## lane 1
Design axi4_slave, start of the top module:
module axi4_slave #(
    parameter int          NUM_REGS   = 4     ,
    parameter integer      ID_WIDTH   = 4     ,
    parameter integer      ADDR_WIDTH = 32    ,
    parameter integer      DATA_WIDTH = 32    ,
    parameter logic [31:0] BASE_ADDR  = 32'h0
)(
    input  logic                     ACLK,
    input  logic                     ARESETN,
    input  logic [ID_WIDTH-1:0]       S_AXI_AWID     ,
    input  logic [ADDR_WIDTH-1:0]     S_AXI_AWADDR   ,
    input  logic [7:0]                S_AXI_AWLEN    ,
    input  logic [2:0]                S_AXI_AWSIZE   ,
    input  logic [1:0]                S_AXI_AWBURST  ,
    input  logic                      S_AXI_AWVALID  ,
    output logic                      S_AXI_AWREADY  ,
    input  logic [DATA_WIDTH-1:0]     S_AXI_WDATA    ,
    input  logic [(DATA_WIDTH/8)-1:0] S_AXI_WSTRB    ,
    input  logic                      S_AXI_WLAST    ,
    input  logic                      S_AXI_WVALID   ,
    output logic                      S_AXI_WREADY   ,
    output logic [ID_WIDTH-1:0]       S_AXI_BID      ,
    output logic [1:0]                S_AXI_BRESP    ,
    output logic                      S_AXI_BVALID   ,
    input  logic                      S_AXI_BREADY   ,
    input  logic [ID_WIDTH-1:0  ]     S_AXI_ARID     ,
    input  logic [ADDR_WIDTH-1:0]     S_AXI_ARADDR   ,
    input  logic [7:0]                S_AXI_ARLEN    ,
    input  logic [2:0]                S_AXI_ARSIZE   ,
    input  logic [1:0]                S_AXI_ARBURST  ,
    input  logic                      S_AXI_ARVALID  ,
    output logic                      S_AXI_ARREADY  ,
    output logic [ID_WIDTH-1:0  ]     S_AXI_RID      ,
    output logic [DATA_WIDTH-1:0]     S_AXI_RDATA    ,
    output logic [1:0]                S_AXI_RRESP    ,
    output logic                      S_AXI_RLAST    ,
    output logic                      S_AXI_RVALID   ,
    input  logic                      S_AXI_RREADY   ,
    output logic                      write_en        ,
    output logic                      read_en
);
Size: roughly 11000 cells after synthesis, roughly 280 flip-flops, about 190 I/O pins, about 70000 µm² of cells after synthesis.
export LEC_CHECK = 0
export ABC_AREA = 1
export CAP_MARGIN = 15
export CORE_MARGIN = 2
export CORE_UTILIZATION = 72
export CTS_CLUSTER_DIAMETER = 371
export CTS_CLUSTER_SIZE = 100
export PLACE_DENSITY = 0.6
export SLEW_MARGIN = 20
export TNS_END_PERCENT = 10
create_clock -name core_clock -period 82.5 [get_ports {ACLK}]
run.sh (not shown) runs the stock make flow with config.mk's settings and CLKGATE_MAP_FILE=.
Lane 1 | ERROR | detailed placement
Setup changes, lane 1 to lane 2
Settings: TNS_END_PERCENT: 10 -> unset; CORE_UTILIZATION: 72 -> 40; CTS_CLUSTER_DIAMETER: 371 -> unset; CAP_MARGIN: 15 -> 20; ABC_AREA: 1 -> unset; CTS_CLUSTER_SIZE: 100 -> unset; the clock period (ns, I/O delays scaled along): 82.5 -> 269.0.
--- outcome ---
Status for lane 1 and lane 2: clean finish in lane 2 only
Status(lane 1) = ERROR, stage = detailed placement
[compare] base=lane 1 new=lane 2: post-synthesis sequential area ratio now sits higher; synthesized area saw a decrease; fraction of the core area occupied by cells at floorplan decreased 32 points.
Changes observed in lane 2 relative to lane 1: area fraction in full adders, half adders and majority gates saw an increase, number of rows in the core area shows an increase of 25%.
Delta(gate count of the mapped netlist, lane 2 - lane 1) < 0
#### Input delta (lane 3 over lane 2)
Settings: putting MAX_ROUTING_LAYER at met4 where nothing was set; putting TNS_END_PERCENT at 15 where nothing was set; swapping 40 for 65 in CORE_UTILIZATION; swapping 269.0 for 160.0 in the clock period (ns, I/O delays scaled along).
Findings:
Against lane 2, post-route standard cell area excluding fillers in lane 3 came out better. Worst setup margin delta for lane 3 relative to lane 2: 87.83 ns lower. Lane 2 -> lane 3: cell total in the yosys stat output delta 0, exact match. Tap cell count: lane 3 vs lane 2 down about 40%. Count of fill cells added during filler insertion: higher on lane 2. The final reports for lane 3 and lane 2 show non-clock buffer count lower in the former. From lane 3 to lane 2, count of different cell masters after synthesis did not move at all. Lane 2 -> lane 3: chip height decreased by more than 10%.
--- input diff lane 3..lane 4 ---
Settings: CORE_UTILIZATION changed from 65 to 58; PLACE_DENSITY removed (was 0.6); ABC_AREA newly set to 1; TNS_END_PERCENT changed from 15 to 5; the clock period (ns, I/O delays scaled along) changed from 160.0 to 93.5.
### Flow results
- Final hold slack: lane 4 better than lane 3
- The run with more routed wire is lane 4, not lane 3.
- Of lane 3 and lane 4, the run reporting the higher clock buffer count from CTS was lane 4.
- Met1 routing resource usage after global routing: lane 4 vs lane 3 down 6.4 points
- Summary — met2 global-route usage, lane 4 relative to lane 3: lower, by 1.7 points.
- Sort lane 3 and lane 4 by area of the die, ascending, and lane 3 comes first.
- For the mean instance size in the synthesized netlist, lane 4 came in 1.3 µm² lower than lane 3 did.
- First-pass GRT wire length on lane 4 is behind lane 3.

Starting RTL as in the previous note.
Design axi4_slave, start of the top module:
module axi4_slave #(
    parameter int          NUM_REGS   = 4     ,
    parameter integer      ID_WIDTH   = 4     ,
    parameter integer      ADDR_WIDTH = 32    ,
    parameter integer      DATA_WIDTH = 32    ,
    parameter logic [31:0] BASE_ADDR  = 32'h0
)(
    input  logic                     ACLK,
    input  logic                     ARESETN,
    input  logic [ID_WIDTH-1:0]       S_AXI_AWID     ,
    input  logic [ADDR_WIDTH-1:0]     S_AXI_AWADDR   ,
    input  logic [7:0]                S_AXI_AWLEN    ,
    input  logic [2:0]                S_AXI_AWSIZE   ,
    input  logic [1:0]                S_AXI_AWBURST  ,
    input  logic                      S_AXI_AWVALID  ,
    output logic                      S_AXI_AWREADY  ,
    input  logic [DATA_WIDTH-1:0]     S_AXI_WDATA    ,
    input  logic [(DATA_WIDTH/8)-1:0] S_AXI_WSTRB    ,
    input  logic                      S_AXI_WLAST    ,
    input  logic                      S_AXI_WVALID   ,
  ...
==> flow/config.mk <==
export PLATFORM = sky130hd
export DESIGN_NAME = axi4_slave
export DESIGN_NICKNAME = axi4_slave
export VERILOG_FILES = /design/flow/design.v
export SDC_FILE = /design/flow/constraint.sdc
export NUM_CORES = 4
export LEC_CHECK = 0
export ABC_AREA = 1
export CAP_MARGIN = 20
export CORE_MARGIN = 2
export CORE_UTILIZATION = 69
export CTS_CLUSTER_DIAMETER = 381
export CTS_CLUSTER_SIZE = 41
export HOLD_SLACK_MARGIN = 0.29
export PLACE_DENSITY = 0.62
export SLEW_MARGIN = 20
==> flow/constraint.sdc <==
create_clock -name core_clock -period 86.0 [get_ports {ACLK}]
set_input_delay 17.2000 -clock core_clock [delete_from_list [all_inputs] [get_ports {ACLK}]]
set_output_delay 17.2000 -clock core_clock [all_outputs]
set_load 0.01 [all_outputs]
The baseline aborted during 5_1_grt with GRT-0232.
Next try:
Settings changed: ABC_AREA 1 to default, CORE_UTILIZATION 69 to 40, CTS_CLUSTER_DIAMETER 381 to default, CTS_CLUSTER_SIZE 41 to default, HOLD_SLACK_MARGIN 0.29 to default, PLACE_DENSITY 0.62 to 0.6.
Clock period 86.0 ns to 155.0 ns, I/O delays scaled along.
The changed run passed the timing, design-rule and antenna checks. Synthesized area falls by 12%. Die size rises by about 50%. Synthesized cell count falls by about 27%.

## v55
axi4_slave again, from the RTL that the note above started with.
==> flow/config.mk <==
export PLATFORM = sky130hd
export DESIGN_NAME = axi4_slave
export DESIGN_NICKNAME = axi4_slave
export VERILOG_FILES = /design/flow/design.v
export SDC_FILE = /design/flow/constraint.sdc
export NUM_CORES = 4
export LEC_CHECK = 0
export ABC_AREA = 1
export CAP_MARGIN = 20
export CORE_MARGIN = 2
export CORE_UTILIZATION = 68
export CTS_CLUSTER_DIAMETER = 381
export CTS_CLUSTER_SIZE = 40
export HOLD_SLACK_MARGIN = 0.29
export PLACE_DENSITY = 0.62
export SLEW_MARGIN = 20
==> flow/constraint.sdc <==
create_clock -name core_clock -period 86.0 [get_ports {ACLK}]
set_input_delay 17.2000 -clock core_clock [delete_from_list [all_inputs] [get_ports {ACLK}]]
set_output_delay 17.2000 -clock core_clock [all_outputs]
set_load 0.01 [all_outputs]
v55 never completed, since it errored out during 5_1_grt.
[inputs] v10 vs v55
Settings: changing PLACE_DENSITY from 0.62 to 0.6; removing ABC_AREA (formerly 1); changing CORE_UTILIZATION from 68 to 72; removing CTS_CLUSTER_DIAMETER (formerly 381); removing HOLD_SLACK_MARGIN (formerly 0.29); removing CTS_CLUSTER_SIZE (formerly 40); changing the clock period (ns, I/O delays scaled along) from 86.0 to 114.0.
[summary]
[v10] flow finished | final checks: failed | reasons: negative setup slack. On and-or/or-and share of the synthesized area: between v10 and v55, it ends up higher for v10. Side by side, height of the die turned out lower in v10 than in v55. Delta (v10 minus v55): die width down 28 µm, yosys stat chip area down about 12%, area fraction in full adders, half adders and majority gates shows an increase of 2.5 points, net count entering floorplan went down, post-CTS setup buffer count fell 223. v10: share of synthesized area occupied by flip-flops and latches higher than v55. Sort v10 and v55 by area of the core region, ascending, and v10 comes first. Netlist area before placement was lower in the run labelled v10.
Edits applied to the flow inputs when going from v10 to v27:
Settings: CORE_UTILIZATION: 72 -> 58; PLACE_DENSITY: 0.6 -> unset; the clock period (ns, I/O delays scaled along): 114.0 -> 137.0.
[summary]
The final layout from v27, which completed every stage, passed the timing, design-rule and antenna checks at the end of the flow. Of v10 and v27, the run reporting the higher area fraction of clock buffers and clock inverters was v27. The lower setup slack of v10 and v27 is in v10. In the tables for v10 and v27, met2 track demand over resource reads lower with v27.

## job 330
Starting RTL as in the previous note.
==> flow/config.mk <==
export PLATFORM = sky130hd
export DESIGN_NAME = axi4_slave
export DESIGN_NICKNAME = axi4_slave
export VERILOG_FILES = /design/flow/design.v
export SDC_FILE = /design/flow/constraint.sdc
export NUM_CORES = 4
export LEC_CHECK = 0
export CAP_MARGIN = 20
export CELL_PAD_IN_SITES_DETAIL_PLACEMENT = 2
export CELL_PAD_IN_SITES_GLOBAL_PLACEMENT = 1
export CORE_MARGIN = 2
export CORE_UTILIZATION = 40
export CTS_CLUSTER_DIAMETER = 386
export MAX_ROUTING_LAYER = met4
export PLACE_DENSITY = 0.43
export SETUP_SLACK_MARGIN = 5.0
export SLEW_MARGIN = 20
==> flow/constraint.sdc <==
create_clock -name core_clock -period 200.0 [get_ports {ACLK}]
set_input_delay 40.0000 -clock core_clock [delete_from_list [all_inputs] [get_ports {ACLK}]]
set_output_delay 40.0000 -clock core_clock [all_outputs]
set_load 0.01 [all_outputs]
Job 330: flow completed, timing, DRC and antenna clean
What job 2068 does differently from job 330 at the input level:
- putting CORE_ASPECT_RATIO at 0.5 where nothing was set
- swapping 0.43 for 0.6 in PLACE_DENSITY
- swapping 5.0 for -2.0 in SETUP_SLACK_MARGIN
- swapping 20 for 0 in SLEW_MARGIN
- swapping 20 for 0 in CAP_MARGIN
- clearing CELL_PAD_IN_SITES_GLOBAL_PLACEMENT, which used to be 1
- clearing MAX_ROUTING_LAYER, which used to be met4
- clearing CELL_PAD_IN_SITES_DETAIL_PLACEMENT, which used to be 2
- clearing CTS_CLUSTER_DIAMETER, which used to be 386
- swapping 2 for 9 in CORE_MARGIN
### Flow results
- Endpoint of the most critical setup path: rd_wrap_end_latch[11] -> job 2068, wr_wrap_end_latch[11] -> job 330
- Diff job 330 -> job 2068: number of nets in the final layout closely matched the old numbers, met3 global-route usage increased by 0.35 points relative to the old numbers.
- Summary of job 2068 over job 330: maximum achievable frequency up 2.5%, worst slack at placement up 3.75 ns, fraction of standard cell area that is sequential flat, global placer's final weighted congestion up 2.1%.
- Number of antenna violations at the first check in global routing sits lower in job 2068 than in job 330.
Input changes introduced in job 5684 (baseline for comparison: job 2068):
- a change of CORE_UTILIZATION from 40 to 65
- a change of CORE_MARGIN from 9 to 2
- a deleted CORE_ASPECT_RATIO that had been 0.5
- a change of SLEW_MARGIN from 0 to 20
- a change of CAP_MARGIN from 0 to 20
- a deleted PLACE_DENSITY that had been 0.6
- a deleted SETUP_SLACK_MARGIN that had been -2.0
- a change of the clock period (ns, I/O delays scaled along) from 200.0 to 162.0
Per the final summary, job 5684 finished and its layout is clean on timing, DRC and antenna. [compare] base=job 2068 new=job 5684: flip-flop and latch share of the layout cell area shows no meaningful change; die outline height up about 5.5%; arrival time reported for the critical path endpoint has decreased. Job 5684 improves on job 2068 in total wirelength of the detailed-routed design. Number of buffer and inverter instances along the worst setup path, job 2068 and job 5684: smaller value in job 2068.
Input-level comparison between job 597 and job 5684:
- PLACE_DENSITY: unset -> 0.6
- CORE_UTILIZATION: 65 -> 40
- the clock period (ns, I/O delays scaled along): 162.0 -> 200.0
### Flow results
- Horizontal die dimension for job 597: 84 µm up relative to job 5684
- Going from job 5684 to job 597, utilization of the core after routing dropped 26 points, arrival time at the worst endpoint now sits higher, worst setup slack increased by 31.30 ns relative to the old numbers, met3 layer usage reported by global route shows a reduction of 1.6 points.
- Of job 5684 and job 597, job 597 shows the lower via count, with job 5684 above it.
- The final layouts of job 5684 and job 597 pass the timing, design-rule and antenna checks.
- Final instance area (job 597 vs. job 5684) increases slightly
#### Input delta (job 3211 over job 597)
- CORE_UTILIZATION now 67, was 40
- the clock period (ns, I/O delays scaled along) now 155.0, was 200.0
Results
Job 3211 went all the way through synthesis, placement and routing and the layout is clean on timing, DRC and antenna.
Aggregate routed wire length was lower in job 3211 than in job 597.
Clock-buffer cell count for job 3211 is higher than for job 597.
